## config.mk

```make
export PLATFORM = sky130hd
export DESIGN_NAME = cpu
export DESIGN_NICKNAME = cpu
export VERILOG_FILES = /design/flow/design.v
export SDC_FILE = /design/flow/constraint.sdc
export NUM_CORES = 4
export LEC_CHECK = 0
export ABC_AREA = 1
export CAP_MARGIN = 20
export CELL_PAD_IN_SITES_GLOBAL_PLACEMENT = 3
export CORE_MARGIN = 2
export CORE_UTILIZATION = 60
export CTS_CLUSTER_SIZE = 32
export GPL_TIMING_DRIVEN = 0
export MAX_ROUTING_LAYER = met5
export MIN_ROUTING_LAYER = met2
export PLACE_DENSITY_LB_ADDON = 0.28
export SETUP_SLACK_MARGIN = 0.35
export SLEW_MARGIN = 10
export TNS_END_PERCENT = 15
```

## constraint.sdc

```tcl
create_clock -name core_clock -period 5.5 [get_ports {clk}]
set_input_delay 1.1000 -clock core_clock [delete_from_list [all_inputs] [get_ports {clk}]]
set_output_delay 1.1000 -clock core_clock [all_outputs]
set_load 0.01 [all_outputs]
```

## design.v

```verilog
module ffD(clk, rst, Din, Dout);
input clk, rst;
input [31:0]Din;
output [31:0]Dout;
reg [31:0]Dout;
always@(posedge clk) 
begin
	if(rst==1)
	Dout <= 0;
	else
	Dout <= Din;
end
endmodule 
module mux1 (
		input [31:0] A, B,
		input Sel,
		output reg [31:0] Out
	);
	always @(Sel, A, B) begin
		case (Sel)
			0: Out = A;
			1:	Out = B;
		endcase
	end
endmodule
module extend (
	input [15:0]offset,
	output reg [31:0]offset32
);
always @(offset)
begin
 offset32[31:0] = {16'b0000000000000000,offset[15:0]};
end
endmodule
module alu(ctl, a, b, resultado);
  input [1:0] ctl;
  input [31:0] a, b;
  output reg [31:0] resultado;
  always @(*)
  begin
    case (ctl)
      2'b00 : resultado = a & b;  
      2'b01 : resultado = a | b;  
      2'b10 : resultado = a + b;  
      2'b11 : resultado = a - b;  
      default : resultado = 32'hxxxxxxxx;
   endcase
 end
endmodule
module control(instruction, ctrl);
    input [31:0] instruction;
	 output [20:0] ctrl;
    reg    [20:0] ctrl;
	 wire [11:0] opcode;
	 wire [4:0] rs, rt, rd;
    parameter LW = 12'b000111_xxxxxx;
    parameter SW = 12'b001000_xxxxxx;
    parameter ADD = 12'b000110_100000;
	 parameter SUB = 12'b000110_100010;
	 parameter AND = 12'b000110_100100;
	 parameter OR = 12'b000110_100101;
	 assign opcode[11:0] = {instruction[31:26], instruction[5:0]};
	 assign rs[4:0] = {instruction[25:21]};
	 assign rt[4:0] = {instruction[20:16]};
	 assign rd[4:0] = {instruction[15:11]};
    always @(instruction)
    begin
        casex (opcode)
          LW :
          begin
              ctrl[20:0]={6'b10_1_1_0_1,rs[4:0],5'b00000,rt[4:0]};
          end
          SW :
          begin
              ctrl[20:0]={6'b10_1_1_1_1,rs[4:0],5'b00000,rt[4:0]};
          end
          ADD :
          begin
              ctrl[20:0]={6'b10_0_0_0_1,rs[4:0],rt[4:0],rd[4:0]};
          end
          SUB :
          begin
              ctrl[20:0]={6'b11_0_0_0_1,rs[4:0],rt[4:0],rd[4:0]};
          end
          AND :
          begin
              ctrl[20:0]={6'b00_0_0_0_1,rs[4:0],rt[4:0],rd[4:0]};
          end
			 OR :
          begin
              ctrl[20:0]={6'b01_0_0_0_1,rs[4:0],rt[4:0],rd[4:0]};
          end
          default
          begin
              ctrl[20:0]={21'b0}; 
          end
        endcase
    end
endmodule
module PC(
  input rst,
  input clk,
  output reg [31:0]pc
  );
	always @(posedge clk or posedge rst)
		if (rst == 1)
		pc <= 0;
		else
		pc <= pc + 1;
  endmodule
module registerFile(addr1,addr2,out1,out2,addr_in,in,clk,rst);
input [4:0] addr1;	
input [4:0] addr2;	
output [31:0] out1;	
output [31:0] out2;	
input [4:0] addr_in;	
input [31:0] in;	
reg [31:0] out1;
reg [31:0] out2;
input clk, rst;
wire [511:0] regmem;
always @(posedge clk)
begin
		out1 <= addr1[4] ? 32'b0 : regmem[addr1[3:0]*32 +: 32];
		out2 <= addr2[4] ? 32'b0 : regmem[addr2[3:0]*32 +: 32];
end
genvar i;
generate
	for (i = 0; i < 16; i = i + 1) begin : REG
		reg [31:0] q;
		always @(negedge clk or posedge rst)
			if (rst)
				q <= 32'b0;
			else if (addr_in == i)
				q <= in;
		assign regmem[32*i +: 32] = q;
	end
endgenerate
endmodule
module data_memory(
clk , 
rst ,
address_0 , 
data_in , 
data_out,
cs_0 , 
we_0 
);
parameter data_0_WIDTH = 32 ;
parameter ADDR_WIDTH = 13 ;
input [ADDR_WIDTH-1:0] address_0 ;
input cs_0 ;
input we_0 ;
input clk;
input rst;
input [data_0_WIDTH-1:0] data_in ;
output reg [data_0_WIDTH-1:0] data_out;
wire [ADDR_WIDTH*data_0_WIDTH-1:0] mem;
genvar i;
generate
	for (i = 0; i < ADDR_WIDTH; i = i + 1) begin : WORD
		reg [data_0_WIDTH-1:0] q;
		always @ (posedge clk)
			if (rst)
				q <= (i == 0) ? 32'd1000 :
				     (i == 1) ? 32'd5000 :
				     (i == 2) ? 32'd2000 :
				     (i == 3) ? 32'd3000 : 32'd0;
			else if ( cs_0 && we_0 && address_0 == i )
				q <= data_in;
		assign mem[data_0_WIDTH*i +: data_0_WIDTH] = q;
	end
endgenerate
	always @ (posedge clk)
		begin : MEM_READ_0
			if (cs_0 && !we_0 && address_0 < ADDR_WIDTH) begin
				data_out <= mem[address_0*data_0_WIDTH +: data_0_WIDTH];
			end else begin
				data_out <= 0;
		end
	end
endmodule
module cpu (clk, rst, imem_addr, imem_data, test, test1);
	input clk, rst;
	output [6:0]imem_addr;
	input  [31:0]imem_data;
	output  [31:0]test;
	output [31:0]test1;
wire	 [31:0] inst;
wire   [31:0]ctrl, ctrl0, ctrl1, ctrl2;
wire   [20:0]controle;
wire	 [31:0]resultado;
wire   [31:0]data_out2;
wire   [31:0]pc;
wire	 [4:0]addr1, addr2, addr_in;
wire	 [31:0]out1, out2, out3;
wire	 [31:0]in;
wire	 rw;
wire	 [15:0]offset;
wire	 [31:0]offset32;
wire   sel1;
wire	 [31:0] imm;
wire   [31:0] data_out1;
wire	 [31:0]address_0;
wire	 [31:0] data_in;
wire	 [31:0]outrg1, outrg2;
wire	 [31:0] M, B, D, D1;
	assign imem_addr = pc[6:0];
	assign data_out2 = imem_data;
	PC PC(
		.rst(rst),
		.clk(clk),
		.pc(pc)
	);
ffD FF1(
		.rst(rst),
		.clk(clk),
		.Din(data_out2),
		.Dout(inst)
);
	registerFile RegisterFile(
		.addr1(inst[25:21]),
		.addr2(inst[20:16]),
		.out1(outrg1),
		.out2(outrg2),
		.addr_in(ctrl2[4:0]), 
		.in(out2),
		.rst(rst),
		.clk(clk)
	);
	control Controlador(
		.instruction(inst),
		.ctrl(controle)
	);
	extend Extend(
		.offset(inst[15:0]),
		.offset32(offset32)
	);
	ffD FF2(
		.rst(rst),
		.clk(clk),
		.Din(offset32),
		.Dout(imm)
		);
	ffD CONTROLE_0(
		.rst(rst),
		.clk(clk),
		.Din({11'b00000000000, controle[20:0]}),
		.Dout(ctrl0)
		);
	mux1 Mux1(
		.Sel(ctrl0[18]),
		.A(outrg2),
		.B(imm),
		.Out(out1)
	);
	alu Unidade_logica(
		.ctl(ctrl0[20:19]),
		.a(outrg1),
		.b(out1), 
		.resultado(resultado)
	);
	mux1 Mux3(
		.Sel(ctrl0[16]),
		.A(D),
		.B(resultado),
		.Out(out3)
	);
	ffD FF3(
		.rst(rst),
		.clk(clk),
		.Din(resultado),
		.Dout(D)
		);
	ffD CONTROLE_1(
		.rst(rst),
		.clk(clk),
		.Din(ctrl0),
		.Dout(ctrl1)
		);
	data_memory DataMemory(
		.address_0(out3[12:0]),
		.cs_0(ctrl1[15]),
		.we_0(ctrl0[16]),
		.data_in(outrg2),
		.data_out(M),
		.clk(clk),
		.rst(rst)
	);
	ffD FF5(
		.rst(rst),
		.clk(clk),
		.Din(D),
		.Dout(D1)
		);
	ffD CONTROLE_2(
		.rst(rst),
		.clk(clk),
		.Din(ctrl1),
		.Dout(ctrl2)
		);
	mux1 Mux2(
		.Sel(ctrl2[17]),
		.A(D1),
		.B(M),
		.Out(out2)
	);
	assign test[31:0] = inst[31:0];     
	assign test1[31:0] = out2[31:0];    
endmodule
```

## run.sh

```bash
#!/bin/bash
# the make line also repeats each setting of config.mk as NAME=value (left out here)
make -C /OpenROAD-flow-scripts/flow DESIGN_CONFIG=/design/flow/config.mk WORK_HOME=/design/flow/orfs CLKGATE_MAP_FILE= finish
```

==> out/results.tsv, run 1 <==
stage	metric	value	unit
die	Die X	322	um
synth	fa+ha+maj area frac	0.00789	
synth	area leader, netlist	dfxtp_1	
synth	Yosys chip area	60600	um2
synth	synthesized instance count	8374	
die	height of the die	322	um
status	tool error	[ERROR FLW-0024] Place density exceeds 1.0 (current PLACE_DENSITY_LB_ADDON =  0.28). Please check if the value of  PLACE_DENSITY_LB_ADDON is between 0 and 0.99.	
synth	Synth flops	1166	
synth	comb area leader	simple AND/OR/NAND/NOR gates	
synth	Synthesis Warnings	8	
synth	post-synth cell types	47	
synth	Synth Seq Share	0.428	
synth	Post-synth ARST share	0.445	
die	Die ar.	104000	um2
synth	count leader, synth	nand2_1	
synth	Post-synth area hogs	dfxtp_1 (21%), dfrtn_1 (21%), nand2_1 (9.7%)	
synth	AND-OR/OR-AND share of the synthesized area	0.160	
status	status	stopped before the end	
die	# rows	116	
synth	Synth mux share	0.0532	
status	Exit stage	3_1_place_gp_skip_io	
synth	main flop type	dfxtp_1	
synth	EDFF count, synth	0	
die	Core Util at FP	0.605	
synth	xor/xnor share	0.00477	
synth	synthesized area	60600	um2
synth	Net Count, Synth	8444	
synth	simple share	0.225	
synth	Max-area cell share	0.214	
synth	top cells by count	nand2_1 (1564), inv_1 (1207), o21ai_0 (972), nor2_1 (816), dfxtp_1 (647)	
synth	cell count in the Yosys report	8374	
synth	mean post-synth cell area	7.23	um2
die	Core ar.	100000	um2
==> run 2, diff against run 1 <==
- ABC_AREA: 1 -> unset
- CELL_PAD_IN_SITES_GLOBAL_PLACEMENT: 3 -> unset
- CORE_UTILIZATION: 60 -> 66
- CTS_CLUSTER_SIZE: 32 -> 14
- GPL_TIMING_DRIVEN: 0 -> unset
- MAX_ROUTING_LAYER: met5 -> unset
- MIN_ROUTING_LAYER: met2 -> unset
- PLACE_DENSITY_LB_ADDON: 0.28 -> unset
- SETUP_SLACK_MARGIN: 0.35 -> unset
- SLEW_MARGIN: 10 -> 20
- TNS_END_PERCENT: 15 -> unset
- clock period: 5.5 -> 3.73 ns (I/O delays scaled with it)
==> run 2 against run 1 <==
  * The layout now fails its checks (negative setup slack)
  * Synthesized area shrank 9.8%
  * Synthesized cell count shrank 37%
  * Die size shrank 18%
==> out/results.tsv, run 2 <==
stage	metric	value	unit	change
status	status	finished with violations		was stopped before the end
status	layout check failures	negative setup slack		
synth	area leader, netlist	dfxtp_1		unchanged
worst_setup_path	CP delay by family, top	simple AND/OR/NAND/NOR gates		
job	Max-Cap Viols	0		
pwr	Logic pwr share	0.062		
pwr	sw frac	0.231		
worst_setup_path	Critical Path AT	5.16	ns	
synth	EDFF count, synth	0		unchanged
final_timing	Final Cycle Share	1.22		
worst_hold_path	HP Class	input pin to asynchronous set/reset pin		
worst_setup_path	WS Path Type	register to register		
clock_network	Longest Clk Path Bufs	3		
die	Core ar.	82000	um2	was 100000 um2
die	Die ar.	85100	um2	was 104000 um2
global_route	met1 Use GR	0.494		
synth	Synth Seq Share	0.475		was 0.428
synth	Synthesis Warnings	8		unchanged
pwr	Tot Pwr	27200	uW	
worst_setup_path	Worst R2R End	DataMemory.WORD[8].q[13]$_SDFFE_PP0P_		
cells_and_area	# nets final	5523		
final_timing	Fin. Hold Viols	0		
synth	post-synth cell types	77		was 47
detailed_routing	Vias per Instance	6.26		
clock_network	CTS tree	built		
synth	Synth flops	1166		unchanged
final_timing	Tmin final	4.56	ns	
synth	synthesized instance count	5260		was 8374
detailed_routing	Total Routed Length	157	mm	
detailed_routing	Iter 0 DRT Violations	3355		
synth	Post-synth area hogs	dfxtp_1 (24%), dfrtn_1 (23%), mux4_2 (13%)		was dfxtp_1 (21%), dfrtn_1 (21%), nand2_1 (9.7%)
worst_setup_path	startpoint types	register		
worst_setup_path	RR Startpoint	CONTROLE_0.Dout[18]$_SDFF_PP0_		
clock_network	clk latency late pin	0.70	ns	
synth	AND-OR/OR-AND share of the synthesized area	0.0777		was 0.160
global_route	met3 global-route usage	0.0633		
synth	comb area leader	multiplexers		was simple AND/OR/NAND/NOR gates
cells_and_area	FF+latch area	26000	um2	
synth	synthesized area	54600	um2	was 60600 um2
worst_setup_path	CP Max Fanout	8		
global_route	maximum number of pins on one net before global-route repair	189		
final_timing	final setup vio count	466		
cells_and_area	fillcell total	5306		
pwr	Clk power	12700	uW	
job	Log Warnings	43		
clock_network	H-Tree Depth	3		
final_timing	setup ws final	-0.826	ns	
pwr	Clock power frac	0.469		
worst_setup_path	Reg2Reg Setup Slack	-0.83	ns	
worst_setup_path	critical path's largest stage delay	0.52	ns	
global_route	first-pass GRT wire length	241	mm	
pwr	Int Pwr	20900	uW	
clock_network	clock slew seen by the registers of the worst setup and hold paths	0.06	ns	
synth	mean post-synth cell area	10.4	um2	was 7.23 um2
detailed_routing	Post-route DRC	0		
worst_setup_path	worst path cell trace	buf_8 > mux2i_4 > ha_2 > o211ai_1 > or2_4 > nand2_2 > xor2_1 > ha_2 > buf_4 > a211oi_1 > a21o_1 > a221oi_1 > nor4b_2 > buf_4 > a22oi_2 > buf_6 > or4_4 > buf_6 > buf_12 > mux2i_1		
die	Core Util at FP	0.666		was 0.605
place	number of port buffers	104		
synth	Yosys chip area	54600	um2	was 60600 um2
global_route	gr busiest metal	met2		
global_route	GR Util met2	0.597		
die	height of the die	292	um	was 322 um
worst_setup_path	instance count on the critical path	20		
global_route	initial antenna violation count	6		
worst_setup_path	Slowest-stage cell, CP	or4_4		
worst_setup_path	crit path from	CONTROLE_0.Dout[18]$_SDFF_PP0_		
detailed_routing	ANT nets after route	0		
detailed_routing	via count	41530		
die	# rows	105		was 116
synth	xor/xnor share	0.00722		was 0.00477
synth	Max-area cell share	0.237		was 0.214
final_timing	RSZ-0062 raised after global routing	true		
final_timing	Slew Limit Fails	0		
synth	cell count in the Yosys report	5260		was 8374
pwr	Pwr per Cell Area	419	nW/um2	
pwr	combinational group power	1690	uW	
pwr	IR Drop Worst-Case VDD	0.458	mV	
synth	main flop type	dfxtp_1		unchanged
clock_network	Root Driver	clkbuf_16		
cells_and_area	logic area	27400	um2	
final_timing	worst slew pin tran	0.980	ns	
synth	fa+ha+maj area frac	0.0102		was 0.00789
pwr	sequential power share	0.469		
place	Detailed Place HPWL	93.9	mm	
worst_setup_path	Worst Setup EP	DataMemory.WORD[8].q[13]$_SDFFE_PP0P_		
worst_setup_path	Worst Path Buf+Inv	6		
final_timing	Final Skew	0.0611	ns	
die	Die X	292	um	was 322 um
synth	top cells by count	nand2_1 (1044), mux2i_1 (653), dfxtp_1 (647), dfrtn_1 (512), o21ai_0 (360)		was nand2_1 (1564), inv_1 (1207), o21ai_0 (972), nor2_1 (816), dfxtp_1 (647)
clock_network	Inserted Clock Buffers	119		
global_route	vias in the first global route	41522		
global_route	total track usage	0.364		
final_timing	Rel. slew slack	0.347		
pwr	P_sw	6270	uW	
worst_setup_path	Required @ worst endpoint	4.33	ns	
detailed_routing	Detailed Routing Iterations Pass 1	5		
synth	simple share	0.138		was 0.225
synth	Synth mux share	0.254		was 0.0532
die	I/O pins	105		
cells_and_area	layout overhead on the synthesized area	18.6	%	
detailed_routing	DR WL/cell	23.6	um	
place	Placement Setup Slack	-1.01	ns	
synth	Post-synth ARST share	0.445		unchanged
final_timing	highest clock rate	0.219	GHz	
clock_network	clock sinks	1166		
place	GPL Wtd Cong	0.897		
pwr	Biggest consumer	sequential cells		
worst_setup_path	Crit. End Element	register		
synth	Net Count, Synth	5330		was 8444
pwr	Leak	0.0296	uW	
global_route	GRT overflow	0		
synth	count leader, synth	nand2_1		unchanged
worst_setup_path	reg2reg path depth	20		
pwr	sequential group power	12700	uW	
## run 2: area by class of cell
type / count / area share
Tap cell: 1070 / 0.0207
Clock inverter: 57 / 0.0122
Antenna cell: 1 / 0.0000386
Inverter: 53 / 0.00332
Clock buffer: 169 / 0.0532
Multi-Input combinational cell: 3597 / 0.423
Sequential cell: 1166 / 0.401
Timing Repair Buffer: 516 / 0.0864
## run 2: stage by stage
step / hold WS, ns / setup TNS, ns / util / instance area [um2] / instances
after detailed placement: 0.427 / -407.71 / 0.723 / 59300 / 6355
final: 0.364 / -315.30 / 0.790 / 64800 / 6629
after global placement: 0.418 / -397.18 / 0.723 / 59300 / 6355
after floorplan: 0.414 / -915.01 / - / 55400 / 5260
after global routing: 0.371 / -395.69 / 0.790 / 64800 / 6628
after CTS: 0.337 / -285.01 / 0.782 / 64100 / 6609
## run 2: per-layer routing
layer	part of all wire	vias to the layer above
li1	-	18810
met1	0.40	20631
met2	0.48	1704
met3	0.080	381
met4	0.037	4
met5	0.00019	-
## run 2: what timing repair did
| action | CTS | global route |
|---|---|---|
| pin swaps | 6 | 27 |
| hold buffers | 0 | 0 |
| cloned | 12 | 9 |
| endpoints found under the setup margin | 466 | 468 |
| resized | 56 | 87 |
| buffers inserted | 16 | 14 |
==> run 3, diff against run 2 <==
- CORE_UTILIZATION: 66 -> 67
- CTS_CLUSTER_DIAMETER: unset -> 266
- CTS_CLUSTER_SIZE: 14 -> unset
- clock period: 3.73 -> 4.44 ns (I/O delays scaled with it)
==> run 3 against run 2 <==
  * Still fails the layout checks on negative setup slack
  * Count of clock-buffer cells in the layout increased by 7
  * Final area decreased by 2.9%
  * Power decreased by 18%
==> out/results.tsv, run 3 <==
stage	metric	value	unit	change
synth	main flop type	dfxtp_1		unchanged
final_timing	Hold WS	0.437	ns	was 0.364 ns
detailed_routing	ANT nets after route	0		unchanged
pwr	Biggest consumer	sequential cells		unchanged
cells_and_area	Util after Layout	0.779		was 0.790
final_timing	Rel. slew slack	0.315		was 0.347
worst_setup_path	Worst Path Buf+Inv	3		was 6
cells_and_area	# nets final	5375		was 5523
synth	comb area leader	multiplexers		unchanged
synth	Synth Seq Share	0.475		unchanged
synth	Synth flops	1166		unchanged
worst_setup_path	Critical Path AT	5.06	ns	was 5.16 ns
detailed_routing	DR WL/cell	23.6	um	about the same
status	layout check failures	negative setup slack		unchanged
clock_network	CTS tree	built		unchanged
synth	synthesized area	54600	um2	unchanged
pwr	Logic pwr share	0.058		was 0.062
worst_setup_path	Worst R2R End	DataMemory.WORD[5].q[3]$_SDFFE_PP0P_		was DataMemory.WORD[8].q[13]$_SDFFE_PP0P_
pwr	IR Drop Worst-Case VDD	0.385	mV	was 0.458 mV
final_timing	worst slew pin tran	1.03	ns	was 0.980 ns
synth	post-synth cell types	77		unchanged
detailed_routing	Total Routed Length	152	mm	was 157 mm
pwr	sequential power share	0.478		was 0.469
synth	fa+ha+maj area frac	0.0102		unchanged
clock_network	H-Tree Depth	3		unchanged
place	GPL Wtd Cong	0.915		was 0.897
worst_setup_path	Required @ worst endpoint	4.99	ns	was 4.33 ns
worst_setup_path	CP delay by family, top	simple AND/OR/NAND/NOR gates		unchanged
cells_and_area	layout overhead on the synthesized area	15.1	%	was 18.6%
detailed_routing	Vias per Instance	6.33		was 6.26
synth	Post-synth area hogs	dfxtp_1 (24%), dfrtn_1 (23%), mux4_2 (13%)		unchanged
pwr	Int Pwr	17300	uW	was 20900 uW
worst_setup_path	Reg2Reg Setup Slack	-0.08	ns	was -0.83 ns
worst_hold_path	min-delay src	FF3.Dout[16]$_SDFF_PP0_		
final_timing	Slew Limit Fails	0		unchanged
worst_hold_path	Hold Path Sink	FF5.Dout[16]$_SDFF_PP0_		
detailed_routing	Detailed Routing Iterations Pass 1	7		was 5
pwr	P_sw	5080	uW	was 6270 uW
detailed_routing	via count	40868		was 41530
synth	Synthesis Warnings	8		unchanged
worst_setup_path	startpoint types	register		unchanged
place	placed insts	6223		was 6355
synth	Net Count, Synth	5330		unchanged
clock_network	clock sinks	1166		unchanged
final_timing	Tmin final	4.52	ns	was 4.56 ns
synth	cell count in the Yosys report	5260		unchanged
detailed_routing	Iter 0 DRT Violations	3682		was 3355
synth	Post-synth ARST share	0.445		unchanged
global_route	vias in the first global route	40873		was 41522
final_timing	final setup vio count	87		was 466
place	Placement Setup Slack	-0.230	ns	was -1.01 ns
pwr	Clock power frac	0.464		was 0.469
worst_hold_path	Worst Hold Path Cells	1		
clock_network	clock slew seen by the registers of the worst setup and hold paths	0.06	ns	about the same
job	Log Warnings	40		was 43
synth	EDFF count, synth	0		unchanged
worst_setup_path	Slowest-stage cell, CP	or4_4		unchanged
synth	mean post-synth cell area	10.4	um2	unchanged
synth	count leader, synth	nand2_1		unchanged
synth	top cells by count	nand2_1 (1044), mux2i_1 (653), dfxtp_1 (647), dfrtn_1 (512), o21ai_0 (360)		unchanged
global_route	initial antenna violation count	3		was 6
clock_network	Root Driver	clkbuf_16		unchanged
synth	xor/xnor share	0.00722		unchanged
global_route	first-pass GRT wire length	234	mm	was 241 mm
cells_and_area	logic area	27300	um2	was 27400 um2
worst_setup_path	CP Max Fanout	9		was 8
global_route	GRT overflow	0		unchanged
worst_hold_path	HP Class	register to register		was input pin to asynchronous set/reset pin
cells_and_area	Final Non-Filler Cells	6461		was 6629
synth	Max-area cell share	0.237		unchanged
pwr	sequential group power	10700	uW	was 12700 uW
pwr	Tot Pwr	22400	uW	was 27200 uW
global_route	maximum number of pins on one net before global-route repair	189		unchanged
die	height of the die	290	um	was 292 um
worst_setup_path	Worst path most repeated cell	buf_4		
die	Die ar.	83800	um2	was 85100 um2
detailed_routing	Post-route DRC	0		unchanged
die	I/O pins	105		unchanged
worst_setup_path	Worst Setup EP	DataMemory.WORD[5].q[3]$_SDFFE_PP0P_		was DataMemory.WORD[8].q[13]$_SDFFE_PP0P_
global_route	total track usage	0.362		was 0.364
place	Detailed Place HPWL	92.0	mm	was 93.9 mm
worst_setup_path	reg2reg path depth	18		was 20
pwr	Leak	0.0287	uW	was 0.0296 uW
die	Die X	290	um	was 292 um
synth	Yosys chip area	54600	um2	unchanged
synth	Synth mux share	0.254		unchanged
cells_and_area	fillcell total	5274		was 5306
status	status	finished with violations		unchanged
worst_setup_path	instance count on the critical path	18		was 20
final_timing	Final Skew	0.0587	ns	was 0.0611 ns
worst_setup_path	critical path's largest stage delay	0.63	ns	was 0.52 ns
clock_network	clk latency late pin	0.70	ns	about the same
die	Core Util at FP	0.677		was 0.666
place	number of port buffers	104		unchanged
cells_and_area	FF+latch area	26000	um2	unchanged
final_timing	Fin. Hold Viols	0		unchanged
worst_setup_path	RR Startpoint	CONTROLE_0.Dout[18]$_SDFF_PP0_		unchanged
clock_network	Longest Clk Path Bufs	3		unchanged
final_timing	RSZ-0062 raised after global routing	true		unchanged
pwr	Pwr per Cell Area	355	nW/um2	was 419 nW/um2
final_timing	highest clock rate	0.221	GHz	was 0.219 GHz
pwr	Clk power	10400	uW	was 12700 uW
clock_network	hold buffers post-CTS	0		unchanged
worst_setup_path	Crit. End Element	register		unchanged
worst_setup_path	WS Path Type	register to register		unchanged
die	Core ar.	80700	um2	was 82000 um2
clock_network	Inserted Clock Buffers	117		was 119
synth	simple share	0.138		unchanged
job	Max-Cap Viols	0		unchanged
worst_setup_path	worst path cell trace	nor3b_1 > o221ai_1 > or3_4 > buf_4 > nand2_1 > xnor2_1 > ha_1 > and3_4 > a31oi_1 > o21ai_1 > nor3_2 > o31ai_2 > nor4b_4 > a22oi_2 > buf_4 > or4_4 > buf_6 > mux2i_1		was buf_8 > mux2i_4 > ha_2 > o211ai_1 > or2_4 > nand2_2 > xor2_1 > ha_2 > buf_4 > a211oi_1 > a21o_1 > a221oi_1 > nor4b_2 > buf_4 > a22oi_2 > buf_6 > or4_4 > buf_6 > buf_12 > mux2i_1
synth	synthesized instance count	5260		unchanged
pwr	combinational group power	1310	uW	was 1690 uW
synth	AND-OR/OR-AND share of the synthesized area	0.0777		unchanged
final_timing	Final Cycle Share	1.02		was 1.22
synth	area leader, netlist	dfxtp_1		unchanged
final_timing	setup ws final	-0.0760	ns	was -0.826 ns
pwr	sw frac	0.227		was 0.231
die	# rows	104		was 105
worst_setup_path	crit path from	CONTROLE_0.Dout[18]$_SDFF_PP0_		unchanged
run 3: repair_timing:
item	4_1_cts	5_1_grt
pin swaps	1	33
cloned	0	7
gates resized	14	69
buffers inserted	0	16
hold endpoints to repair	0	0
endpoints found under the setup margin	452	460
run 3: layer usage:
layer,up-vias,GRT usage,wire length (um)
met1,20248,0.494,61600
met4,2,0.127,5510
li1,18480,-,-
met5,-,0,11
met3,389,0.0684,12600
met2,1749,0.586,72600
run 3: area by class of cell:
cell class / instances / area share
multi-input cells: 3597 / 0.434
flip-flops and latches: 1166 / 0.413
repair buffers: 370 / 0.0635
clock buffers: 176 / 0.0562
well taps: 1060 / 0.0211
clock inverters: 38 / 0.00869
inverters: 53 / 0.00342
diodes: 1 / 0.0000398
run 3: stage by stage:
step / cell area [um2] / TNS [ns]
after floorplan: 55400 / -479.72
after global routing: 62900 / -58.50
after detailed placement: 58200 / -57.22
after global placement: 58200 / -45.45
after CTS: 62300 / -0.0286
final: 62900 / -2.96
==> run 4, diff against run 3 <==
- CORE_UTILIZATION: 67 -> 40
- CTS_CLUSTER_DIAMETER: 266 -> unset
- clock period: 4.44 -> 5.5 ns (I/O delays scaled with it)
==> run 4 against run 3 <==
  * Now clean on timing, DRC and antenna
  * Power shrank 18%
  * First-iteration DRC count down 19%
  * Sequential cell count unchanged
  * Utilization fell by 32 points
  * Critical path depth unchanged
  * Sequential power is 19% lower
  * Combinational power is 32% lower
  * Global-route usage fell by 14 points
  * Largest cell class unchanged
==> out/results.tsv, run 4 <==
stage	metric	value	unit	change
global_route	total track usage	0.219		was 0.362
pwr	sequential power share	0.471		was 0.478
worst_setup_path	RR Startpoint	CONTROLE_0.Dout[18]$_SDFF_PP0_		unchanged
worst_setup_path	Worst path most repeated cell	buf_4		unchanged
worst_setup_path	Required @ worst endpoint	6.10	ns	was 4.99 ns
worst_setup_path	CP Max Fanout	23		was 9
worst_setup_path	reg2reg path depth	18		unchanged
worst_setup_path	Worst Path Buf+Inv	3		unchanged
synth	Max-area cell share	0.237		unchanged
die	I/O pins	105		unchanged
detailed_routing	DR WL/cell	21.5	um	was 23.6 um
worst_setup_path	Crit. End Element	register		unchanged
worst_setup_path	worst path cell trace	buf_4 > nor3b_1 > o211ai_1 > or2_2 > o21ai_0 > xnor2_1 > ha_1 > and3_1 > a31oi_1 > o21ai_0 > o21a_1 > o31ai_1 > nor4b_1 > a22oi_1 > buf_4 > or4_2 > buf_4 > mux2i_1		was nor3b_1 > o221ai_1 > or3_4 > buf_4 > nand2_1 > xnor2_1 > ha_1 > and3_4 > a31oi_1 > o21ai_1 > nor3_2 > o31ai_2 > nor4b_4 > a22oi_2 > buf_4 > or4_4 > buf_6 > mux2i_1
worst_setup_path	startpoint types	register		unchanged
global_route	maximum number of pins on one net before global-route repair	200		was 189
die	Die ar.	140000	um2	was 83800 um2
final_timing	Rel. slew slack	0.272		was 0.315
final_timing	final setup vio count	0		was 87
clock_network	Longest Clk Path Bufs	3		unchanged
worst_setup_path	Worst Setup EP	DataMemory.WORD[6].q[16]$_SDFFE_PP0P_		was DataMemory.WORD[5].q[3]$_SDFFE_PP0P_
global_route	vias in the first global route	39189		was 40873
synth	Synthesis Warnings	8		unchanged
final_timing	Slew Limit Fails	0		unchanged
cells_and_area	# nets final	5281		was 5375
clock_network	clk latency late pin	0.75	ns	was 0.70 ns
synth	mean post-synth cell area	10.4	um2	unchanged
final_timing	highest clock rate	0.193	GHz	was 0.221 GHz
pwr	P_sw	4230	uW	was 5080 uW
synth	AND-OR/OR-AND share of the synthesized area	0.0777		unchanged
synth	main flop type	dfxtp_1		unchanged
synth	count leader, synth	nand2_1		unchanged
worst_hold_path	Worst Hold Path Cells	1		unchanged
synth	Synth flops	1166		unchanged
place	number of port buffers	104		unchanged
final_timing	RSZ-0062 raised after global routing	false		was true
die	# rows	135		was 104
global_route	GRT overflow	0		unchanged
clock_network	clock slew seen by the registers of the worst setup and hold paths	0.06	ns	about the same
synth	post-synth cell types	77		unchanged
synth	Synth mux share	0.254		unchanged
worst_setup_path	CP delay by family, top	simple AND/OR/NAND/NOR gates		unchanged
synth	xor/xnor share	0.00722		unchanged
status	status	timing/DRC/antenna clean		was finished with violations
synth	synthesized instance count	5260		unchanged
cells_and_area	layout overhead on the synthesized area	13.8	%	was 15.1%
place	GPL Wtd Cong	0.915		unchanged
cells_and_area	Util after Layout	0.459		was 0.779
worst_hold_path	Hold Path Sink	CONTROLE_2.Dout[17]$_SDFF_PP0_		was FF5.Dout[16]$_SDFF_PP0_
synth	Post-synth ARST share	0.445		unchanged
worst_setup_path	WS Path Type	register to register		unchanged
final_timing	Final Cycle Share	0.942		was 1.02
place	placed insts	6860		was 6223
die	Core ar.	135000	um2	was 80700 um2
pwr	Clk power	8820	uW	was 10400 uW
worst_setup_path	Worst R2R End	DataMemory.WORD[6].q[16]$_SDFFE_PP0P_		was DataMemory.WORD[5].q[3]$_SDFFE_PP0P_
pwr	sequential group power	8660	uW	was 10700 uW
die	Core Util at FP	0.403		was 0.677
pwr	Pwr per Cell Area	296	nW/um2	was 355 nW/um2
global_route	initial antenna violation count	7		was 3
global_route	first-pass GRT wire length	238	mm	was 234 mm
worst_setup_path	instance count on the critical path	18		unchanged
synth	fa+ha+maj area frac	0.0102		unchanged
synth	simple share	0.138		unchanged
detailed_routing	Iter 0 DRT Violations	2971		was 3682
worst_hold_path	HP Class	register to register		unchanged
synth	cell count in the Yosys report	5260		unchanged
cells_and_area	Final Non-Filler Cells	7092		was 6461
worst_setup_path	crit path from	CONTROLE_0.Dout[18]$_SDFF_PP0_		unchanged
synth	comb area leader	multiplexers		unchanged
clock_network	Root Driver	clkbuf_16		unchanged
pwr	Clock power frac	0.480		was 0.464
clock_network	Inserted Clock Buffers	130		was 117
job	Max-Cap Viols	0		unchanged
detailed_routing	via count	38755		was 40868
synth	synthesized area	54600	um2	unchanged
worst_setup_path	Slowest-stage cell, CP	or4_2		was or4_4
pwr	combinational group power	890	uW	was 1310 uW
final_timing	Final Skew	0.0842	ns	was 0.0587 ns
die	Die X	374	um	was 290 um
worst_hold_path	min-delay src	CONTROLE_1.Dout[17]$_SDFF_PP0_		was FF3.Dout[16]$_SDFF_PP0_
worst_setup_path	critical path's largest stage delay	0.69	ns	was 0.63 ns
pwr	Tot Pwr	18400	uW	was 22400 uW
final_timing	Fin. Hold Viols	0		unchanged
detailed_routing	ANT nets after route	0		unchanged
synth	top cells by count	nand2_1 (1044), mux2i_1 (653), dfxtp_1 (647), dfrtn_1 (512), o21ai_0 (360)		unchanged
detailed_routing	Detailed Routing Iterations Pass 1	5		was 7
synth	area leader, netlist	dfxtp_1		unchanged
final_timing	Tmin final	5.18	ns	was 4.52 ns
pwr	Biggest consumer	the clock network		was sequential cells
synth	Net Count, Synth	5330		unchanged
synth	Synth Seq Share	0.475		unchanged
detailed_routing	Total Routed Length	153	mm	was 152 mm
pwr	Logic pwr share	0.048		was 0.058
detailed_routing	Post-route DRC	0		unchanged
clock_network	H-Tree Depth	4		was 3
die	height of the die	374	um	was 290 um
pwr	Int Pwr	14100	uW	was 17300 uW
job	Log Warnings	33		was 40
worst_setup_path	Reg2Reg Setup Slack	0.32	ns	was -0.08 ns
synth	EDFF count, synth	0		unchanged
clock_network	post-CTS setup buffers	0		unchanged
pwr	IR Drop Worst-Case VDD	0.294	mV	was 0.385 mV
synth	Yosys chip area	54600	um2	unchanged
pwr	sw frac	0.230		was 0.227
final_timing	Total Neg Setup Slack	0	ns	was -2.96 ns
worst_setup_path	Critical Path AT	5.78	ns	was 5.06 ns
detailed_routing	Vias per Instance	5.46		was 6.33
synth	Post-synth area hogs	dfxtp_1 (24%), dfrtn_1 (23%), mux4_2 (13%)		unchanged
pwr	Leak	0.0280	uW	was 0.0287 uW
final_timing	worst slew pin tran	1.09	ns	was 1.03 ns
place	Detailed Place HPWL	93.6	mm	was 92.0 mm
clock_network	CTS tree	built		unchanged
clock_network	clock sinks	1166		unchanged
run 4: metrics by stage:
step / hold WS (ns) / worst slack, ns / area [um2]
floorplan: 0.414 / -0.383 / 54700
global placement: 0.416 / 0.261 / 57800
detailed placement: 0.423 / 0.264 / 57800
CTS: 0.433 / 0.241 / 62100
global route: 0.448 / 0.0430 / 62100
finish: 0.435 / 0.321 / 62100
run 4: cell type report:
class | instances | area (um2)
diodes | 2 | 5.00
multi-input cells | 3596 | 26700
clock inverters | 39 | 457
repair buffers | 264 | 2660
inverters | 53 | 215
clock buffers | 191 | 3880
flip-flops and latches | 1166 | 26000
fillers | 12544 | 73300
well taps | 1781 | 2230
run 4: what timing repair did:
item,CTS,global route
resized,0,3
hold buffers,0,0
setup endpoints to repair,0,117
run 4: routing by layer:
layer | share of wire | global-route usage
met5 | 0.000085 | 0
met1 | 0.45 | 0.300
met3 | 0.053 | 0.0364
met4 | 0.026 | 0.0663
met2 | 0.47 | 0.355
==> run 5, diff against run 4 <==
- ABC_AREA: unset -> 1
- CELL_PAD_IN_SITES_GLOBAL_PLACEMENT: unset -> 3
- CORE_ASPECT_RATIO: unset -> 1.63
- CORE_UTILIZATION: 40 -> 60
- CTS_CLUSTER_SIZE: unset -> 69
- GPL_TIMING_DRIVEN: unset -> 0
- MAX_ROUTING_LAYER: unset -> met4
- MIN_ROUTING_LAYER: unset -> met2
- SETUP_SLACK_MARGIN: unset -> 0.35
- SLEW_MARGIN: 20 -> 30
- TNS_END_PERCENT: unset -> 55
- clock period: 5.5 -> 5.38 ns (I/O delays scaled with it)
==> run 5 against run 4 <==
  * The run now fails in 3_1_place_gp_skip_io
  * Synthesized cell count is 59% higher
  * Die size is 26% lower
  * Synthesized area is 11% higher
==> out/results.tsv, run 5 <==
stage	metric	value	unit	change
die	Core Util at FP	0.606		was 0.403
status	tool error	[ERROR GPL-0301] Utilization 141.914 % exceeds 100%.		
status	status	stopped before the end		was timing/DRC/antenna clean
synth	EDFF count, synth	0		unchanged
synth	cell count in the Yosys report	8374		was 5260
synth	synthesized area	60600	um2	was 54600 um2
synth	Synthesis Warnings	8		unchanged
status	Exit stage	3_1_place_gp_skip_io		
synth	main flop type	dfxtp_1		unchanged
synth	Post-synth ARST share	0.445		unchanged
synth	Post-synth area hogs	dfxtp_1 (21%), dfrtn_1 (21%), nand2_1 (9.7%)		was dfxtp_1 (24%), dfrtn_1 (23%), mux4_2 (13%)
die	height of the die	410	um	was 374 um
synth	Net Count, Synth	8444		was 5330
synth	comb area leader	simple AND/OR/NAND/NOR gates		was multiplexers
synth	top cells by count	nand2_1 (1564), inv_1 (1207), o21ai_0 (972), nor2_1 (816), dfxtp_1 (647)		was nand2_1 (1044), mux2i_1 (653), dfxtp_1 (647), dfrtn_1 (512), o21ai_0 (360)
synth	synthesized instance count	8374		was 5260
synth	Synth flops	1166		unchanged
synth	mean post-synth cell area	7.23	um2	was 10.4 um2
synth	Yosys chip area	60600	um2	was 54600 um2
synth	count leader, synth	nand2_1		unchanged
synth	fa+ha+maj area frac	0.00789		was 0.0102
synth	AND-OR/OR-AND share of the synthesized area	0.160		was 0.0777
die	Core ar.	100000	um2	was 135000 um2
die	# rows	148		was 135
die	Die X	253	um	was 374 um
synth	simple share	0.225		was 0.138
synth	Synth Seq Share	0.428		was 0.475
synth	post-synth cell types	47		was 77
die	Die ar.	104000	um2	was 140000 um2
synth	xor/xnor share	0.00477		was 0.00722
synth	Max-area cell share	0.214		was 0.237
synth	area leader, netlist	dfxtp_1		unchanged
synth	Synth mux share	0.0532		was 0.254
==> run 6, diff against run 5 <==
- ABC_AREA: 1 -> unset
- CORE_ASPECT_RATIO: 1.63 -> 0.65
- CORE_UTILIZATION: 60 -> 67
- CTS_CLUSTER_DIAMETER: unset -> 60
- CTS_CLUSTER_SIZE: 69 -> 98
- GPL_ROUTABILITY_DRIVEN: unset -> 0
- GPL_TIMING_DRIVEN: 0 -> 1
- MIN_ROUTING_LAYER: met2 -> unset
- PLACE_DENSITY_LB_ADDON: unset -> 0.05
- SETUP_SLACK_MARGIN: 0.35 -> -0.02
- TNS_END_PERCENT: 55 -> unset
- clock period: 5.38 -> 9.14 ns (I/O delays scaled with it)
==> run 6 against run 5 <==
  * Synthesized area down 9.8%
  * The flow again stops in 3_1_place_gp_skip_io
  * Synthesized cell count down 37%
  * Die size down 19%
==> out/results.tsv, run 6 <==
stage	metric	value	unit	change
status	status	stopped before the end		unchanged
status	Exit stage	3_1_place_gp_skip_io		unchanged
status	tool error	[ERROR FLW-0024] Place density exceeds 1.0 (current PLACE_DENSITY_LB_ADDON =  0.05). Please check if the value of  PLACE_DENSITY_LB_ADDON is between 0 and 0.99.		was [ERROR GPL-0301] Utilization 141.914 % exceeds 100%.
synth	Synth Seq Share	0.475		was 0.428
die	height of the die	234	um	was 410 um
die	Core Util at FP	0.676		was 0.606
synth	cell count in the Yosys report	5260		was 8374
synth	comb area leader	multiplexers		was simple AND/OR/NAND/NOR gates
synth	Yosys chip area	54600	um2	was 60600 um2
die	Die X	358	um	was 253 um
synth	simple share	0.138		was 0.225
die	# rows	84		was 148
die	Die ar.	83900	um2	was 104000 um2
synth	Post-synth ARST share	0.445		unchanged
synth	post-synth cell types	77		was 47
die	Core ar.	80800	um2	was 100000 um2
synth	Synthesis Warnings	8		unchanged
synth	mean post-synth cell area	10.4	um2	was 7.23 um2
synth	Synth mux share	0.254		was 0.0532
synth	EDFF count, synth	0		unchanged
synth	top cells by count	nand2_1 (1044), mux2i_1 (653), dfxtp_1 (647), dfrtn_1 (512), o21ai_0 (360)		was nand2_1 (1564), inv_1 (1207), o21ai_0 (972), nor2_1 (816), dfxtp_1 (647)
synth	synthesized instance count	5260		was 8374
synth	Post-synth area hogs	dfxtp_1 (24%), dfrtn_1 (23%), mux4_2 (13%)		was dfxtp_1 (21%), dfrtn_1 (21%), nand2_1 (9.7%)
synth	synthesized area	54600	um2	was 60600 um2
synth	count leader, synth	nand2_1		unchanged
synth	Net Count, Synth	5330		was 8444
synth	Synth flops	1166		unchanged
synth	xor/xnor share	0.00722		was 0.00477
synth	fa+ha+maj area frac	0.0102		was 0.00789
synth	Max-area cell share	0.237		was 0.214
synth	AND-OR/OR-AND share of the synthesized area	0.0777		was 0.160
synth	area leader, netlist	dfxtp_1		unchanged
synth	main flop type	dfxtp_1		unchanged
==> run 7, diff against run 6 <==
- CELL_PAD_IN_SITES_GLOBAL_PLACEMENT: 3 -> unset
- CORE_ASPECT_RATIO: 0.65 -> unset
- CORE_UTILIZATION: 67 -> 72
- CTS_CLUSTER_DIAMETER: 60 -> 266
- CTS_CLUSTER_SIZE: 98 -> unset
- GPL_ROUTABILITY_DRIVEN: 0 -> unset
- GPL_TIMING_DRIVEN: 1 -> unset
- MAX_ROUTING_LAYER: met4 -> unset
- PLACE_DENSITY_LB_ADDON: 0.05 -> 0.24
- SETUP_SLACK_MARGIN: -0.02 -> unset
- SLEW_MARGIN: 30 -> 20
- clock period: 9.14 -> 3.8 ns (I/O delays scaled with it)
==> run 7 against run 6 <==
  * Now fails the layout checks on negative setup slack
  * Synthesized area did not move
  * Synthesized cell count unchanged
  * Die size decreased by 6.9%
==> out/results.tsv, run 7 <==
stage	metric	value	unit	change
status	status	finished with violations		was stopped before the end
status	layout check failures	negative setup slack		
synth	simple share	0.138		unchanged
global_route	first-pass GRT wire length	259	mm	
synth	top cells by count	nand2_1 (1044), mux2i_1 (653), dfxtp_1 (647), dfrtn_1 (512), o21ai_0 (360)		unchanged
detailed_routing	Post-route DRC	0		
clock_network	CTS tree	built		
worst_setup_path	crit path from	CONTROLE_0.Dout[18]$_SDFF_PP0_		
worst_setup_path	worst path cell trace	buf_12 > mux2i_4 > ha_2 > o211ai_1 > or2_4 > o21ai_2 > xnor2_1 > ha_1 > and3_4 > a31oi_4 > o21ai_2 > nor3_2 > o31ai_4 > nor4b_2 > a22oi_2 > buf_12 > nor4_4 > buf_6 > clkbuf_16 > mux2i_1		
pwr	Clk power	11500	uW	
pwr	Int Pwr	19500	uW	
worst_setup_path	reg2reg path depth	20		
final_timing	final setup vio count	471		
final_timing	Hold WS	0.436	ns	
global_route	maximum number of pins on one net before global-route repair	210		
synth	count leader, synth	nand2_1		unchanged
cells_and_area	fillcell total	3600		
detailed_routing	DR WL/cell	26.5	um	
job	Log Warnings	36		
global_route	total track usage	0.429		
worst_setup_path	Reg2Reg Setup Slack	-0.84	ns	
clock_network	Root Driver	clkbuf_16		
final_timing	Tmin final	4.64	ns	
synth	Net Count, Synth	5330		unchanged
place	Detailed Place HPWL	97.3	mm	
final_timing	Total Neg Setup Slack	-258.38	ns	
pwr	combinational group power	1590	uW	
place	Placement Setup Slack	-0.895	ns	
synth	synthesized instance count	5260		unchanged
pwr	IR Drop Worst-Case VDD	0.407	mV	
worst_setup_path	Critical Path AT	5.19	ns	
place	GPL Wtd Cong	0.903		
die	Core ar.	74800	um2	was 80800 um2
detailed_routing	Vias per Instance	6.92		
worst_setup_path	WS Path Type	register to register		
synth	Max-area cell share	0.237		unchanged
synth	Yosys chip area	54600	um2	unchanged
cells_and_area	final instance area	63500	um2	
synth	Synth Seq Share	0.475		unchanged
worst_setup_path	Worst R2R End	DataMemory.WORD[0].q[16]$_SDFFE_PP0P_		
place	number of port buffers	104		
detailed_routing	via count	44836		
die	Die X	279	um	was 358 um
final_timing	worst slew pin tran	1.15	ns	
clock_network	clock sinks	1166		
worst_setup_path	Worst Path Buf+Inv	4		
worst_setup_path	Slowest-stage cell, CP	dfxtp_4		
job	Max-Cap Viols	0		
worst_setup_path	Crit. End Element	register		
pwr	sequential group power	12500	uW	
final_timing	Fin. Hold Viols	0		
global_route	initial antenna violation count	6		
synth	area leader, netlist	dfxtp_1		unchanged
final_timing	RSZ-0062 raised after global routing	true		
synth	comb area leader	multiplexers		unchanged
clock_network	H-Tree Depth	3		
clock_network	Inserted Clock Buffers	114		
pwr	sequential power share	0.489		
cells_and_area	layout overhead on the synthesized area	16.3	%	
pwr	Leak	0.0291	uW	
synth	mean post-synth cell area	10.4	um2	unchanged
die	# rows	100		was 84
detailed_routing	Total Routed Length	172	mm	
die	I/O pins	105		
cells_and_area	# nets final	5488		
final_timing	Final Cycle Share	1.22		
synth	EDFF count, synth	0		unchanged
detailed_routing	Iter 0 DRT Violations	5790		
worst_setup_path	critical path's largest stage delay	0.40	ns	
synth	main flop type	dfxtp_1		unchanged
cells_and_area	FF+latch area	26000	um2	
clock_network	Longest Clk Path Bufs	3		
place	Placed Area	58900	um2	
worst_setup_path	CP delay by family, top	simple AND/OR/NAND/NOR gates		
clock_network	clk latency late pin	0.69	ns	
cells_and_area	logic area	27300	um2	
final_timing	highest clock rate	0.216	GHz	
synth	AND-OR/OR-AND share of the synthesized area	0.0777		unchanged
synth	Post-synth ARST share	0.445		unchanged
worst_setup_path	instance count on the critical path	20		
synth	xor/xnor share	0.00722		unchanged
worst_setup_path	startpoint types	register		
clock_network	clock slew seen by the registers of the worst setup and hold paths	0.07	ns	
die	Core Util at FP	0.730		was 0.676
synth	fa+ha+maj area frac	0.0102		unchanged
synth	cell count in the Yosys report	5260		unchanged
global_route	GRT overflow	0		
synth	Post-synth area hogs	dfxtp_1 (24%), dfrtn_1 (23%), mux4_2 (13%)		unchanged
final_timing	Rel. slew slack	0.235		
synth	synthesized area	54600	um2	unchanged
pwr	Biggest consumer	sequential cells		
detailed_routing	Detailed Routing Iterations Pass 1	9		
pwr	Logic pwr share	0.062		
pwr	P_sw	6030	uW	
final_timing	Slew Limit Fails	0		
worst_setup_path	Worst Setup EP	DataMemory.WORD[0].q[16]$_SDFFE_PP0P_		
worst_setup_path	RR Startpoint	CONTROLE_0.Dout[18]$_SDFF_PP0_		
synth	post-synth cell types	77		unchanged
synth	Synthesis Warnings	8		unchanged
global_route	vias in the first global route	46410		
final_timing	Final Skew	0.0678	ns	
die	height of the die	279	um	was 234 um
worst_hold_path	HP Class	input pin to asynchronous set/reset pin		
pwr	sw frac	0.236		
pwr	Clock power frac	0.449		
final_timing	setup ws final	-0.837	ns	
worst_setup_path	CP Max Fanout	9		
synth	Synth mux share	0.254		unchanged
worst_setup_path	Required @ worst endpoint	4.35	ns	
synth	Synth flops	1166		unchanged
pwr	Pwr per Cell Area	403	nW/um2	
detailed_routing	ANT nets after route	0		
die	Die ar.	78100	um2	was 83900 um2
run 7: area by class of cell:
| type | instances | area share |
|---|---|---|
| sequential | 1166 | 0.409 |
| inverter | 53 | 0.00339 |
| antenna | 5 | 0.000197 |
| tap | 969 | 0.0191 |
| timing repair buffer | 487 | 0.0800 |
| clock buffer | 174 | 0.0534 |
| clock inverter | 31 | 0.00498 |
| multi-input combinational | 3596 | 0.430 |
run 7: what timing repair did:
action                     CTS  global route
setup endpoints to repair  467           487
hold buffers                 0             0
resized                     61            52
pin swaps                   12            11
buffers inserted             8            15
cloned                       9             2
run 7: through the flow:
stage | total power [uW] | util | instances
floorplan | 13600 | - | 5260
global route | 26100 | 0.849 | 6476
detailed placement | 14200 | 0.787 | 6239
CTS | 25400 | 0.844 | 6461
global placement | 14200 | 0.787 | 6239
finish | 25600 | 0.849 | 6481
run 7: metal layers:
metal,track usage,vias up,routed length (um)
met2,0.695,3281,80500
met1,0.520,21760,58600
li1,-,18687,-
met3,0.119,1100,19900
met5,0,-,51
met4,0.249,8,12600
==> run 8, diff against run 7 <==
- CTS_CLUSTER_DIAMETER: 266 -> 26
- CTS_CLUSTER_SIZE: unset -> 40
- PLACE_DENSITY: unset -> 0.35
- PLACE_DENSITY_LB_ADDON: 0.24 -> unset
- SETUP_SLACK_MARGIN: unset -> 0.95
- clock period: 3.8 -> 3.77 ns (I/O delays scaled with it)
==> run 8 against run 7 <==
  * The flow now stops in 5_1_grt
  * Die size unchanged
  * Synthesized cell count unchanged
  * Synthesized area unchanged
==> out/results.tsv, run 8 <==
stage	metric	value	unit	change
status	status	stopped before the end		was finished with violations
status	Exit stage	5_1_grt		
status	tool error	[ERROR GRT-0232] Routing congestion too high. Check the congestion heatmap in the GUI.		
die	I/O pins	105		unchanged
synth	top cells by count	nand2_1 (1044), mux2i_1 (653), dfxtp_1 (647), dfrtn_1 (512), o21ai_0 (360)		unchanged
clock_network	H-Tree Depth	4		was 3
synth	count leader, synth	nand2_1		unchanged
synth	fa+ha+maj area frac	0.0102		unchanged
synth	synthesized instance count	5260		unchanged
die	Die ar.	78100	um2	unchanged
synth	synthesized area	54600	um2	unchanged
clock_network	Root Driver	clkbuf_16		unchanged
place	GPL Wtd Cong	0.948		was 0.903
synth	Synth mux share	0.254		unchanged
place	number of port buffers	104		unchanged
synth	AND-OR/OR-AND share of the synthesized area	0.0777		unchanged
synth	comb area leader	multiplexers		unchanged
clock_network	Longest Clk Path Bufs	3		unchanged
synth	cell count in the Yosys report	5260		unchanged
synth	Synth Seq Share	0.475		unchanged
synth	mean post-synth cell area	10.4	um2	unchanged
synth	Max-area cell share	0.237		unchanged
synth	Synth flops	1166		unchanged
global_route	total track usage	1.00		
die	Core ar.	74800	um2	unchanged
synth	Yosys chip area	54600	um2	unchanged
die	# rows	100		unchanged
place	Placement Setup Slack	-0.831	ns	was -0.895 ns
synth	Post-synth area hogs	dfxtp_1 (24%), dfrtn_1 (23%), mux4_2 (13%)		unchanged
synth	Post-synth ARST share	0.445		unchanged
synth	simple share	0.138		unchanged
synth	EDFF count, synth	0		unchanged
synth	main flop type	dfxtp_1		unchanged
synth	Synthesis Warnings	8		unchanged
die	Die X	279	um	unchanged
synth	area leader, netlist	dfxtp_1		unchanged
clock_network	clock sinks	1166		unchanged
die	height of the die	279	um	unchanged
die	Core Util at FP	0.730		unchanged
synth	Net Count, Synth	5330		unchanged
synth	post-synth cell types	77		unchanged
global_route	GRT overflow	5059		
clock_network	Inserted Clock Buffers	239		was 114
place	Detailed Place HPWL	94.8	mm	was 97.3 mm
synth	xor/xnor share	0.00722		unchanged
place	Placed Area	59700	um2	was 58900 um2
-- run 8: routing by layer --
layer / GRT overflow / GRT usage
met4: 1187 / 1.11
met1: 170 / 0.925
met2: 3458 / 1.21
met3: 193 / 0.836
met5: 51 / 0.584
-- run 8: repair_timing --
action	in CTS
setup buffers	29
pin swaps	26
hold buffers	0
gates resized	118
setup endpoints to repair	1090
hold endpoints to repair	0
gates cloned	24
-- run 8: through the flow --
stage               utilization  std cells  hold slack (ns)  setup TNS, ns
floorplan                     -       5260            0.414        -890.21
global placement          0.798       6262            0.415        -292.83
detailed placement        0.798       6262            0.425        -321.61
CTS                       0.929       6763            0.400        -231.76
==> run 9, diff against run 8 <==
- CELL_PAD_IN_SITES_GLOBAL_PLACEMENT: unset -> 0
- CTS_CLUSTER_DIAMETER: 26 -> 28
- CTS_CLUSTER_SIZE: 40 -> 39
- GPL_TIMING_DRIVEN: unset -> 1
- PLACE_DENSITY: 0.35 -> 0.37
- SETUP_SLACK_MARGIN: 0.95 -> 1.16
- clock period: 3.77 -> 4.45 ns (I/O delays scaled with it)
==> run 9 against run 8 <==
  * The layout now fails its checks (negative setup slack)
  * Die size is the same
  * Synthesized cell count stayed put
  * Synthesized area unchanged
==> out/results.tsv, run 9 <==
stage	metric	value	unit	change
synth	Post-synth area hogs	dfxtp_1 (24%), dfrtn_1 (23%), mux4_2 (13%)		unchanged
place	Placed Area	57800	um2	was 59700 um2
clock_network	hold buffers post-CTS	0		unchanged
worst_setup_path	Worst R2R End	DataMemory.WORD[5].q[22]$_SDFFE_PP0P_		
clock_network	Inserted Clock Buffers	213		was 239
pwr	sequential group power	10700	uW	
place	number of port buffers	104		unchanged
final_timing	setup ws final	-0.128	ns	
synth	Net Count, Synth	5330		unchanged
worst_setup_path	crit path from	CONTROLE_0.Dout[18]$_SDFF_PP0_		
global_route	maximum number of pins on one net before global-route repair	175		
place	GPL Wtd Cong	0.954		was 0.948
synth	top cells by count	nand2_1 (1044), mux2i_1 (653), dfxtp_1 (647), dfrtn_1 (512), o21ai_0 (360)		unchanged
worst_setup_path	Reg2Reg Setup Slack	-0.13	ns	
place	Detailed Place HPWL	90.5	mm	was 94.8 mm
die	I/O pins	105		unchanged
job	Max-Cap Viols	0		
die	# rows	100		unchanged
clock_network	Longest Clk Path Bufs	3		unchanged
synth	area leader, netlist	dfxtp_1		unchanged
worst_setup_path	Crit. End Element	register		
final_timing	Hold WS	0.369	ns	
cells_and_area	layout overhead on the synthesized area	22.3	%	
worst_setup_path	reg2reg path depth	20		
worst_setup_path	Critical Path AT	5.29	ns	
clock_network	clk latency late pin	0.81	ns	
worst_setup_path	Worst Path Buf+Inv	5		
worst_setup_path	startpoint types	register		
pwr	combinational group power	1340	uW	
synth	synthesized instance count	5260		unchanged
synth	EDFF count, synth	0		unchanged
synth	Post-synth ARST share	0.445		unchanged
status	layout check failures	negative setup slack		
die	Die X	279	um	unchanged
final_timing	Final Cycle Share	1.03		
worst_setup_path	instance count on the critical path	20		
pwr	sw frac	0.240		
synth	cell count in the Yosys report	5260		unchanged
global_route	GRT overflow	0		
worst_setup_path	Slowest-stage cell, CP	a22oi_2		
pwr	Tot Pwr	29000	uW	
worst_setup_path	worst path cell trace	buf_8 > mux2i_4 > ha_2 > o211ai_1 > buf_4 > o21ai_2 > xnor2_1 > ha_1 > nand3_2 > a211oi_4 > buf_6 > o31ai_4 > nand2_1 > xor2_1 > mux2i_1 > a22oi_2 > buf_4 > or4_4 > bufbuf_16 > mux2i_1		
detailed_routing	Total Routed Length	177	mm	
worst_setup_path	RR Startpoint	CONTROLE_0.Dout[18]$_SDFF_PP0_		
pwr	Clock power frac	0.585		
final_timing	RSZ-0062 raised after global routing	true		
pwr	sequential power share	0.369		
clock_network	Root Driver	clkbuf_16		unchanged
final_timing	Rel. slew slack	0.312		
synth	count leader, synth	nand2_1		unchanged
clock_network	H-Tree Depth	4		unchanged
final_timing	Final Skew	0.124	ns	
die	Die ar.	78100	um2	unchanged
worst_setup_path	Required @ worst endpoint	5.16	ns	
pwr	Int Pwr	22000	uW	
detailed_routing	Iter 0 DRT Violations	5331		
global_route	total track usage	0.440		
synth	fa+ha+maj area frac	0.0102		unchanged
pwr	IR Drop Worst-Case VDD	0.407	mV	
final_timing	highest clock rate	0.218	GHz	
die	Core Util at FP	0.730		unchanged
worst_hold_path	HP Class	input pin to asynchronous set/reset pin		
die	height of the die	279	um	unchanged
pwr	Biggest consumer	the clock network		
pwr	Logic pwr share	0.046		
cells_and_area	fillcell total	3150		
synth	mean post-synth cell area	10.4	um2	unchanged
final_timing	worst slew pin tran	1.03	ns	
detailed_routing	DR WL/cell	26.8	um	
detailed_routing	via count	45313		
pwr	Leak	0.0305	uW	
detailed_routing	Post-route DRC	0		
synth	Yosys chip area	54600	um2	unchanged
pwr	P_sw	6970	uW	
synth	post-synth cell types	77		unchanged
synth	simple share	0.138		unchanged
worst_setup_path	CP Max Fanout	11		
worst_setup_path	WS Path Type	register to register		
clock_network	clock slew seen by the registers of the worst setup and hold paths	0.06	ns	
synth	Synthesis Warnings	8		unchanged
clock_network	clock sinks	1166		unchanged
cells_and_area	final instance area	66800	um2	
worst_setup_path	Worst Setup EP	DataMemory.WORD[5].q[22]$_SDFFE_PP0P_		
die	Core ar.	74800	um2	unchanged
synth	AND-OR/OR-AND share of the synthesized area	0.0777		unchanged
final_timing	Tmin final	4.58	ns	
pwr	Pwr per Cell Area	434	nW/um2	
synth	Synth flops	1166		unchanged
synth	main flop type	dfxtp_1		unchanged
pwr	Clk power	17000	uW	
worst_setup_path	critical path's largest stage delay	0.50	ns	
global_route	first-pass GRT wire length	265	mm	
job	Log Warnings	37		
clock_network	CTS tree	built		
final_timing	final setup vio count	132		
status	status	finished with violations		was stopped before the end
detailed_routing	Vias per Instance	6.89		
synth	xor/xnor share	0.00722		unchanged
global_route	initial antenna violation count	12		
synth	Max-area cell share	0.237		unchanged
synth	comb area leader	multiplexers		unchanged
synth	Synth mux share	0.254		unchanged
detailed_routing	ANT nets after route	0		
cells_and_area	# nets final	5486		
final_timing	Fin. Hold Viols	0		
worst_setup_path	CP delay by family, top	AND-OR/OR-AND gates		
synth	Synth Seq Share	0.475		unchanged
detailed_routing	Detailed Routing Iterations Pass 1	7		
final_timing	Slew Limit Fails	0		
synth	synthesized area	54600	um2	unchanged
global_route	vias in the first global route	47083		
## run 9: what timing repair did
item,4_1_cts,5_1_grt
pin swaps,10,31
gates cloned,9,7
gates resized,40,78
hold endpoints to repair,0,0
setup buffers,13,25
setup endpoints to repair,1078,1080
## run 9: stage by stage
step | utilization | worst slack [ns] | setup TNS [ns] | cells
CTS | 0.883 | 0.0509 | 0 | 6538
floorplan | - | -0.698 | -449.48 | 5260
detailed placement | 0.773 | -0.142 | -16.95 | 6116
global route | 0.893 | -0.259 | -50.76 | 6570
global placement | 0.773 | -0.0271 | -0.625 | 6116
finish | 0.893 | -0.128 | -6.49 | 6575
## run 9: layer usage
layer	vias to the layer above	GRT usage	share of wire
li1	18786	-	-
met1	22098	0.539	0.35
met2	3337	0.708	0.47
met3	1074	0.110	0.11
met4	18	0.268	0.071
met5	-	0	0.00071
## run 9: area by class of cell
type | instances | area (um2) | share of cell area
Antenna cell | 5 | 12.5 | 0.000187
Clock buffer | 264 | 5810 | 0.0870
Clock inverter | 136 | 1840 | 0.0275
Inverter | 53 | 215 | 0.00322
Multi-Input combinational cell | 3596 | 27400 | 0.410
Sequential cell | 1166 | 26000 | 0.389
Tap cell | 969 | 1210 | 0.0182
Timing Repair Buffer | 386 | 4360 | 0.0652
==> run 10, diff against run 9 <==
- CELL_PAD_IN_SITES_GLOBAL_PLACEMENT: 0 -> unset
- CORE_UTILIZATION: 72 -> 52
- CTS_CLUSTER_DIAMETER: 28 -> unset
- CTS_CLUSTER_SIZE: 39 -> unset
- GPL_TIMING_DRIVEN: 1 -> unset
- PLACE_DENSITY: 0.37 -> unset
- SETUP_SLACK_MARGIN: 1.16 -> unset
- clock period: 4.45 -> 4.95 ns (I/O delays scaled with it)
==> run 10 against run 9 <==
  * Now clean on timing, DRC and antenna
  * Worst setup slack improved by 0.32 ns
  * Critical path depth is 3 lower
  * Worst hold slack better by 0.062 ns
  * Largest cell class unchanged
  * Sequential power fell by about 10%
  * Synthesized area unchanged
  * Maximum frequency decreased by 3.7%
  * Synthesized cell count unchanged
  * Wire length fell by 14%
  * Combinational power decreased by 22%
  * Utilization shrank 29 points
  * Register-to-register slack better by 0.32 ns
==> out/results.tsv, run 10 <==
stage	metric	value	unit	change
worst_hold_path	min-delay src	FF3.Dout[24]$_SDFF_PP0_		
pwr	Tot Pwr	20700	uW	was 29000 uW
pwr	Int Pwr	16100	uW	was 22000 uW
place	Detailed Place HPWL	96.0	mm	was 90.5 mm
status	status	timing/DRC/antenna clean		was finished with violations
worst_setup_path	Reg2Reg Setup Slack	0.20	ns	was -0.13 ns
pwr	sw frac	0.225		was 0.240
pwr	Logic pwr share	0.051		was 0.046
global_route	initial antenna violation count	3		was 12
worst_setup_path	RR Startpoint	CONTROLE_0.Dout[18]$_SDFF_PP0_		unchanged
final_timing	final setup vio count	0		was 132
synth	Net Count, Synth	5330		unchanged
final_timing	Final Skew	0.0721	ns	was 0.124 ns
place	GPL Wtd Cong	0.907		was 0.954
cells_and_area	# nets final	5318		was 5486
pwr	Clk power	10100	uW	was 17000 uW
final_timing	RSZ-0062 raised after global routing	false		was true
pwr	sequential power share	0.463		was 0.369
final_timing	Hold WS	0.431	ns	was 0.369 ns
detailed_routing	Vias per Instance	5.80		was 6.89
worst_setup_path	Critical Path AT	5.36	ns	was 5.29 ns
worst_setup_path	worst path cell trace	buf_12 > mux2i_4 > ha_2 > o211ai_1 > or4_4 > nand2_1 > xnor2_1 > ha_1 > buf_4 > a21boi_0 > a311oi_1 > a21oi_1 > o21ai_0 > a21o_1 > nand2_1 > xnor2_1 > a221oi_1		was buf_8 > mux2i_4 > ha_2 > o211ai_1 > buf_4 > o21ai_2 > xnor2_1 > ha_1 > nand3_2 > a211oi_4 > buf_6 > o31ai_4 > nand2_1 > xor2_1 > mux2i_1 > a22oi_2 > buf_4 > or4_4 > bufbuf_16 > mux2i_1
clock_network	hold buffers post-CTS	0		unchanged
worst_setup_path	startpoint types	register		unchanged
synth	cell count in the Yosys report	5260		unchanged
final_timing	Tmin final	4.75	ns	was 4.58 ns
final_timing	Slew Limit Fails	0		unchanged
worst_setup_path	Required @ worst endpoint	5.56	ns	was 5.16 ns
place	placed insts	6486		was 6116
die	I/O pins	105		unchanged
worst_setup_path	Worst Setup EP	FF3.Dout[25]$_SDFF_PP0_		was DataMemory.WORD[5].q[22]$_SDFFE_PP0P_
worst_setup_path	Slowest-stage cell, CP	or4_4		was a22oi_2
pwr	Clock power frac	0.486		was 0.585
pwr	sequential group power	9600	uW	was 10700 uW
detailed_routing	ANT nets after route	0		unchanged
cells_and_area	Final Non-Filler Cells	6731		was 6575
worst_setup_path	critical path's largest stage delay	0.63	ns	was 0.50 ns
clock_network	Root Driver	clkbuf_16		unchanged
global_route	GRT overflow	0		unchanged
pwr	Biggest consumer	the clock network		unchanged
synth	post-synth cell types	77		unchanged
synth	Max-area cell share	0.237		unchanged
pwr	combinational group power	1050	uW	was 1340 uW
final_timing	Rel. slew slack	0.277		was 0.312
synth	count leader, synth	nand2_1		unchanged
worst_setup_path	Crit. End Element	register		unchanged
detailed_routing	Detailed Routing Iterations Pass 1	7		unchanged
global_route	total track usage	0.286		was 0.440
synth	mean post-synth cell area	10.4	um2	unchanged
clock_network	H-Tree Depth	4		unchanged
worst_hold_path	Hold Path Sink	FF5.Dout[24]$_SDFF_PP0_		
clock_network	Longest Clk Path Bufs	3		unchanged
synth	Synthesis Warnings	8		unchanged
worst_hold_path	Worst Hold Path Cells	1		
die	height of the die	328	um	was 279 um
worst_setup_path	Worst Path Buf+Inv	2		was 5
final_timing	setup ws final	0.196	ns	was -0.128 ns
die	Core Util at FP	0.526		was 0.730
die	# rows	118		was 100
synth	simple share	0.138		unchanged
place	number of port buffers	104		unchanged
clock_network	clock sinks	1166		unchanged
synth	Synth mux share	0.254		unchanged
worst_setup_path	WS Path Type	register to register		unchanged
die	Die X	328	um	was 279 um
final_timing	Fin. Hold Viols	0		unchanged
pwr	Leak	0.0285	uW	was 0.0305 uW
detailed_routing	Iter 0 DRT Violations	3053		was 5331
worst_setup_path	crit path from	CONTROLE_0.Dout[18]$_SDFF_PP0_		unchanged
cells_and_area	layout overhead on the synthesized area	14.6	%	was 22.3%
synth	EDFF count, synth	0		unchanged
==> run 10: cell type report <==
type | instances | area, um2
fillers | 8598 | 41200
multi-input cells | 3596 | 26800
flip-flops and latches | 1166 | 26000
clock buffers | 203 | 4160
repair buffers | 299 | 3370
well taps | 1380 | 1730
clock inverters | 32 | 360
inverters | 53 | 215
diodes | 2 | 5.00
==> run 10: per-layer routing <==
metal  share of wire  track usage  up-vias
met5               0            0        -
met4           0.026       0.0902        0
met3           0.062       0.0517      255
met2            0.46        0.441     1112
met1            0.45        0.410    19317
li1                -            -    18343
==> run 10: repair_timing <==
action                                  CTS  global route
resized                                   2            24
endpoints found under the setup margin    1           380
buffers inserted                          0             1
cloned                                    0             7
==> run 10: per-stage QoR <==
step,setup TNS (ns),util
6_report,0,0.603
5_1_grt,0,0.603
4_1_cts,0,0.601
3_5_place_dp,-0.0562,0.557
3_3_place_gp,-0.0334,0.557
2_1_floorplan,-280.42,-
Power is estimated from default activity; no workload was simulated.
